## juniper
// booth
module booth(
    input clk,
    input load,
    input reset,
    input [31:0] M,  
    input [31:0] Q,  
    output reg [63:0] P,  
    output done           
    );
For scale: about 2,100 cells after synthesis, ~130 flip-flops, roughly 130 I/O pins, ~0.015 mm² of cells after synthesis.
Settings: LEC_CHECK=0, ABC_AREA=0, CAP_MARGIN=10, CELL_PAD_IN_SITES_DETAIL_PLACEMENT=2, CORE_MARGIN=4, CORE_UTILIZATION=40, CTS_CLUSTER_DIAMETER=129, GPL_ROUTABILITY_DRIVEN=0, GPL_TIMING_DRIVEN=0, HOLD_SLACK_MARGIN=0.27, MIN_ROUTING_LAYER=met1, PLACE_DENSITY_LB_ADDON=0.29, SETUP_SLACK_MARGIN=0.7, SLEW_MARGIN=20; clock period 5.93 ns.
run.sh (not shown) runs the stock make flow with config.mk's settings and CLKGATE_MAP_FILE=.
juniper never completed; the flow aborted with a tool error in clock tree synthesis (4_1_cts).
[inputs] violet vs juniper
# juniper
export LEC_CHECK = 0
export ABC_AREA = 0
export CAP_MARGIN = 10
export CELL_PAD_IN_SITES_DETAIL_PLACEMENT = 2
export CORE_MARGIN = 4
export CORE_UTILIZATION = 40
export CTS_CLUSTER_DIAMETER = 129
export GPL_ROUTABILITY_DRIVEN = 0
export GPL_TIMING_DRIVEN = 0
export HOLD_SLACK_MARGIN = 0.27
export MIN_ROUTING_LAYER = met1
export PLACE_DENSITY_LB_ADDON = 0.29
export SETUP_SLACK_MARGIN = 0.7
export SLEW_MARGIN = 20
create_clock -name core_clock -period 5.93 [get_ports {clk}]
# violet
export LEC_CHECK = 0
export CAP_MARGIN = 20
export CORE_ASPECT_RATIO = 0.7
export CORE_MARGIN = 5
export CORE_UTILIZATION = 40
export SETUP_SLACK_MARGIN = 0.11
export SLEW_MARGIN = 20
create_clock -name core_clock -period 10.0 [get_ports {clk}]
## What came out
violet ran to completion and came out clean on the timing, DRC and antenna checks. On instance area after placement, the lower figure sits with violet, not juniper. On width of the chip: between violet and juniper, it ends up lower for juniper. Number of core rows: violet vs juniper down 12. | chip height | higher: juniper |. As far as post-synth tally of flip-flops with integrated enable goes, juniper and violet are indistinguishable; the numbers are identical. violet vs. juniper: core box area decreased 0.56%; die area increased 2.1%; number of cells in the design after placement decreased 203; setup slack after placement increased 6010 ps. Diff juniper..violet | synthesized area | unchanged.
For xenon, these inputs were changed with respect to violet:
# violet
export LEC_CHECK = 0
export CAP_MARGIN = 20
export CORE_ASPECT_RATIO = 0.7
export CORE_MARGIN = 5
export CORE_UTILIZATION = 40
export SETUP_SLACK_MARGIN = 0.11
export SLEW_MARGIN = 20
create_clock -name core_clock -period 10.0 [get_ports {clk}]
# xenon
export LEC_CHECK = 0
export CAP_MARGIN = 15
export CELL_PAD_IN_SITES_GLOBAL_PLACEMENT = 3
export CORE_ASPECT_RATIO = 0.7
export CORE_MARGIN = 9
export CORE_UTILIZATION = 40
export CTS_CLUSTER_DIAMETER = 136
export CTS_CLUSTER_SIZE = 77
export GPL_ROUTABILITY_DRIVEN = 0
export HOLD_SLACK_MARGIN = -0.01
export MAX_ROUTING_LAYER = met4
export MIN_ROUTING_LAYER = met2
export PLACE_DENSITY_LB_ADDON = 0.08
export SETUP_SLACK_MARGIN = 0.11
export SLEW_MARGIN = 20
create_clock -name core_clock -period 10.0 [get_ports {clk}]
[summary]
Reported for xenon and violet, share of synthesized area spent on multiplexers turned out identical to the last digit. The log for xenon ends in global routing (5_1_grt) with error GRT-0116, so the run never completed. violet completed end to end with timing, DRC and antenna clean. violet -> xenon: initial standard-cell utilization of the core delta 0, exact match. xenon against violet: basic-gate share of the synthesized area counting and, or, nand and nor cells barely changed, vertical die dimension climbed 4.6%.

---

Setup of wip/pepper:
The RTL this note starts from:
==> flow/design.v <==
`timescale 1ns / 1ps
module booth(
    input clk,
    input load,
    input reset,
    input [31:0] M,  
    input [31:0] Q,  
    output reg [63:0] P,  
    output done           
    );
    reg signed [63:0] A;                
    reg signed [31:0] Q_temp;            
    reg signed [31:0] M_temp;            
    reg [4:0] Count;                       
    reg Q_minus_one;                     
    always @(posedge clk)
    begin
        if (reset == 1) 
        begin
            A = 64'b0;
            Q_minus_one = 0;
            P = 64'b0;
            Q_temp = 32'b0;
            M_temp = 32'b0;
            Count = 5'd16;
        end
        else if (load == 1)
        begin
            Q_temp = Q;
            M_temp = M;
            A = 64'b0;    
            Q_minus_one = 0;  
            Count = 5'd16;    
        end
        else if (Count > 5'd0)
        begin
            case ({Q_temp[1:0], Q_minus_one})
                3'b000, 3'b111:   
                    begin
                    end
                3'b001, 3'b010:   
                    begin
                        A = A + {{32{M_temp[31]}}, M_temp};
                    end
                3'b011:   
                    begin
                        A = A + ({{32{M_temp[31]}}, M_temp} << 1); 
                    end
                3'b100:   
                    begin
                        A = A - ({{32{M_temp[31]}}, M_temp} << 1); 
                    end
                3'b101, 3'b110:   
                    begin
                        A = A - {{32{M_temp[31]}}, M_temp}; 
                    end
            endcase
            Q_minus_one = Q_temp[1];
            Q_temp = {A[1:0], Q_temp[31:2]};   
            A = {A[63], A[63:2]};   
            Count = Count - 1'b1;
        end
        else
        begin
            Count = 5'b0;
        end
        P = {A[31:0], Q_temp};
    end
    assign done = (Count == 5'd0);
endmodule
Settings: LEC_CHECK=0, ABC_AREA=1, CAP_MARGIN=5, CELL_PAD_IN_SITES_DETAIL_PLACEMENT=1, CORE_MARGIN=2, CORE_UTILIZATION=46, CTS_CLUSTER_DIAMETER=249, CTS_CLUSTER_SIZE=98, MIN_ROUTING_LAYER=met1, PLACE_DENSITY=0.36, SETUP_SLACK_MARGIN=2.11, SLEW_MARGIN=20, TNS_END_PERCENT=30; clock period 7.9 ns.
--- input diff wip/pepper..wip/fjord ---
# wip/pepper
export LEC_CHECK = 0
export ABC_AREA = 1
export CAP_MARGIN = 5
export CELL_PAD_IN_SITES_DETAIL_PLACEMENT = 1
export CORE_MARGIN = 2
export CORE_UTILIZATION = 46
export CTS_CLUSTER_DIAMETER = 249
export CTS_CLUSTER_SIZE = 98
export MIN_ROUTING_LAYER = met1
export PLACE_DENSITY = 0.36
export SETUP_SLACK_MARGIN = 2.11
export SLEW_MARGIN = 20
export TNS_END_PERCENT = 30
create_clock -name core_clock -period 7.9 [get_ports {clk}]
# wip/fjord
export LEC_CHECK = 0
export ABC_AREA = 1
export CAP_MARGIN = 5
export CELL_PAD_IN_SITES_DETAIL_PLACEMENT = 1
export CORE_MARGIN = 2
export CORE_UTILIZATION = 60
export CTS_CLUSTER_DIAMETER = 241
export CTS_CLUSTER_SIZE = 88
export MIN_ROUTING_LAYER = met1
export PLACE_DENSITY = 0.56
export SETUP_SLACK_MARGIN = 0.08
export SLEW_MARGIN = 20
export TNS_END_PERCENT = 15
create_clock -name core_clock -period 7.9 [get_ports {clk}]
==> comparison <==
wip/fjord: it failed during detailed placement, and the tool reported DPL-0033. wip/fjord -> wip/pepper: net count entering floorplan delta 0, exact match. Reported for wip/fjord and wip/pepper, post-synth tally of flip-flops with integrated enable turned out identical to the last digit. Any difference in area of the synthesized netlist per yosys stat between wip/fjord and wip/pepper is small enough to ignore. Vertical die dimension (wip/fjord vs. wip/pepper) decreases by more than 10%. On wip/fjord: die area is about 23% lower than what wip/pepper gave.
[inputs] wip/raven vs wip/fjord
# wip/fjord
export LEC_CHECK = 0
export ABC_AREA = 1
export CAP_MARGIN = 5
export CELL_PAD_IN_SITES_DETAIL_PLACEMENT = 1
export CORE_MARGIN = 2
export CORE_UTILIZATION = 60
export CTS_CLUSTER_DIAMETER = 241
export CTS_CLUSTER_SIZE = 88
export MIN_ROUTING_LAYER = met1
export PLACE_DENSITY = 0.56
export SETUP_SLACK_MARGIN = 0.08
export SLEW_MARGIN = 20
export TNS_END_PERCENT = 15
create_clock -name core_clock -period 7.9 [get_ports {clk}]
# wip/raven
export LEC_CHECK = 0
export CAP_MARGIN = 5
export CELL_PAD_IN_SITES_DETAIL_PLACEMENT = 2
export CORE_MARGIN = 2
export CORE_UTILIZATION = 60
export CTS_CLUSTER_DIAMETER = 241
export CTS_CLUSTER_SIZE = 88
export MIN_ROUTING_LAYER = met1
export PLACE_DENSITY = 0.56
export SETUP_SLACK_MARGIN = 0.08
export SLEW_MARGIN = 20
export TNS_END_PERCENT = 15
create_clock -name core_clock -period 7.9 [get_ports {clk}]
[summary]
- Sort wip/fjord and wip/raven by count of different cell masters after synthesis asc -> top: wip/fjord
- wip/raven: post-synthesis compound-gate area fraction 20 points above wip/fjord
- What ended wip/raven was a tool error in detailed placement; the run never finished.
- Compared with wip/fjord, wip/raven shows a die area that is 22% lower.
- Diff wip/fjord -> wip/raven: final estimated routing congestion in global placement fell about 12%; sequential area share after synthesis went up.

---

run A:
// booth: RTL as listed in full above, without the edits since
clock: 7.9 ns
lec_check: 0
abc_area: 1
cap_margin: 5
core_aspect_ratio: 0.5
core_margin: 2
core_utilization: 40
cts_cluster_diameter: 249
cts_cluster_size: 98
min_routing_layer: met1
place_density: 0.73
setup_slack_margin: 0.08
slew_margin: 20
tns_end_percent: 30
Run A closes out successfully: all stages finished, all timing, DRC and antenna checks passed.
Here is what was changed in the inputs of run B compared with run A.
Settings: swapping 0.73 for 0.56 in PLACE_DENSITY; swapping 98 for 57 in CTS_CLUSTER_SIZE; swapping 40 for 60 in CORE_UTILIZATION; putting GPL_TIMING_DRIVEN at 0 where nothing was set; swapping 2 for 4 in CORE_MARGIN; putting CELL_PAD_IN_SITES_DETAIL_PLACEMENT at 1 where nothing was set; swapping 30 for 65 in TNS_END_PERCENT; clearing CORE_ASPECT_RATIO, which used to be 0.5; swapping 249 for 241 in CTS_CLUSTER_DIAMETER.
--- outcome ---
- Run B: aborted in 3_5_place_dp (tool error)
- Compared to run A, run B has die boundary height 28 µm higher.
- Run A → run B: summed standard-cell area reported by yosys shows no meaningful change, core region area has decreased, weighted congestion reported at the end of routability-driven placement has increased, gate count after technology mapping comparable, average cell area after synthesis now sits at about the same level.
- Relative to run A, number of buffer cells added on primary ports has decreased by 1.5% in run B.
- Compared with run A, in run B initial standard-cell utilization of the core rose 21 points, die size now sits lower, horizontal die dimension down about 40%, number of distinct standard cells referenced by the synthesized netlist held.
diff inputs: run B => run C
Settings: changing CORE_MARGIN from 4 to 2; removing GPL_TIMING_DRIVEN (formerly 0); changing PLACE_DENSITY from 0.56 to 0.4; changing CTS_CLUSTER_SIZE from 57 to 98; changing CORE_UTILIZATION from 60 to 46; changing CTS_CLUSTER_DIAMETER from 241 to 249; changing TNS_END_PERCENT from 65 to 30.
Results
- Run C completed; timing, DRC and antenna clean
- In the flow results for run C and run B, the placer's final routability congestion estimate is smaller on run C.
- [compare] base=run B new=run C: standard cell core area picked up an extra 32%; die height picked up an extra 11%; async set or reset register ratio after synthesis neither gained nor lost much.
- Compared with run B, in run C chip area from the yosys synthesis statistics barely changed; full die area shows an increase of 24%; floorplan-stage core utilization fell 15 points; row count climbed 10.
What run D does differently from run C at the input level:
Settings: removing CELL_PAD_IN_SITES_DETAIL_PLACEMENT (formerly 1); changing CORE_UTILIZATION from 46 to 61; removing CTS_CLUSTER_DIAMETER (formerly 249); changing CAP_MARGIN from 5 to 20; removing MIN_ROUTING_LAYER (formerly met1); removing SETUP_SLACK_MARGIN (formerly 0.08); removing PLACE_DENSITY (formerly 0.4); removing TNS_END_PERCENT (formerly 30); changing the clock period (ns, I/O delays scaled along) from 7.9 to 4.39.
Run D: worst-margin pin slew 100 ps below run C. Run D against run C: global routing met1 resource utilization went up 17 points; maximum vdd ir drop now larger; biggest fanout along the worst timing path fell 57. Against run C, run D comes in about 16% lower on aggregate routed wire length. Reported for run C and run D, number of max-capacitance violations reported turned out identical to the last digit. Part of the power in combinational logic: run D > run C.
What run E does differently from run D at the input level:
Settings: clearing ABC_AREA, which used to be 1; swapping 61 for 40 in CORE_UTILIZATION; clearing CTS_CLUSTER_SIZE, which used to be 98; swapping 4.39 for 6.53 in the clock period (ns, I/O delays scaled along).
Results
The higher multi-input combinational cell area of run E and run D is in run D. Cell with the biggest individual delay on the critical path: ha_1 -> run D, or4_4 -> run E. The critical path launch point comes out M_temp[3] in one run and M_temp[0] in the other, namely in run E and run D respectively. The higher post-route clock period utilization came out of run D. Compared with run D, placement density in the core of run E is lower. Run E vs. run D: number of stages on the worst setup path -about 11%; global routing usage on met1 -29 points; cell area -about 20%; wire length of the first global-routing pass -31%. Number of core rows in run E is about 9% higher than in run D. Re fraction of area in registers: run D was lower than run E. For hold slack, run E and run D come out practically identical.
The inputs of run F differ from those of run E as listed below.
Settings: CORE_UTILIZATION changed from 40 to 70; CTS_CLUSTER_SIZE newly set to 35; CORE_ASPECT_RATIO newly set to 0.73; HOLD_SLACK_MARGIN newly set to -0.09; the clock period (ns, I/O delays scaled along) changed from 6.53 to 4.57.
## What came out
- Of run E and run F, only run E finishes the flow clean.
- Diff run F..run E | number of cells produced by synthesis | unchanged
- Delta (run F minus run E): area inside the core boundary shows a reduction of 44%, vertical extent of the die decreased by 35% relative to the old numbers, die width decreased 22 µm, total I/O pin count held, overall chip area shows a reduction of 42%.
- Weighted congestion at the end of routability-driven global placement in run F is about 8% higher than in run E
- [diff] worst-case setup slack after placement, run F relative to run E: regression
- Area after synthesis came out exactly the same in run F and run E.
Power and IR drop assume default switching activity.
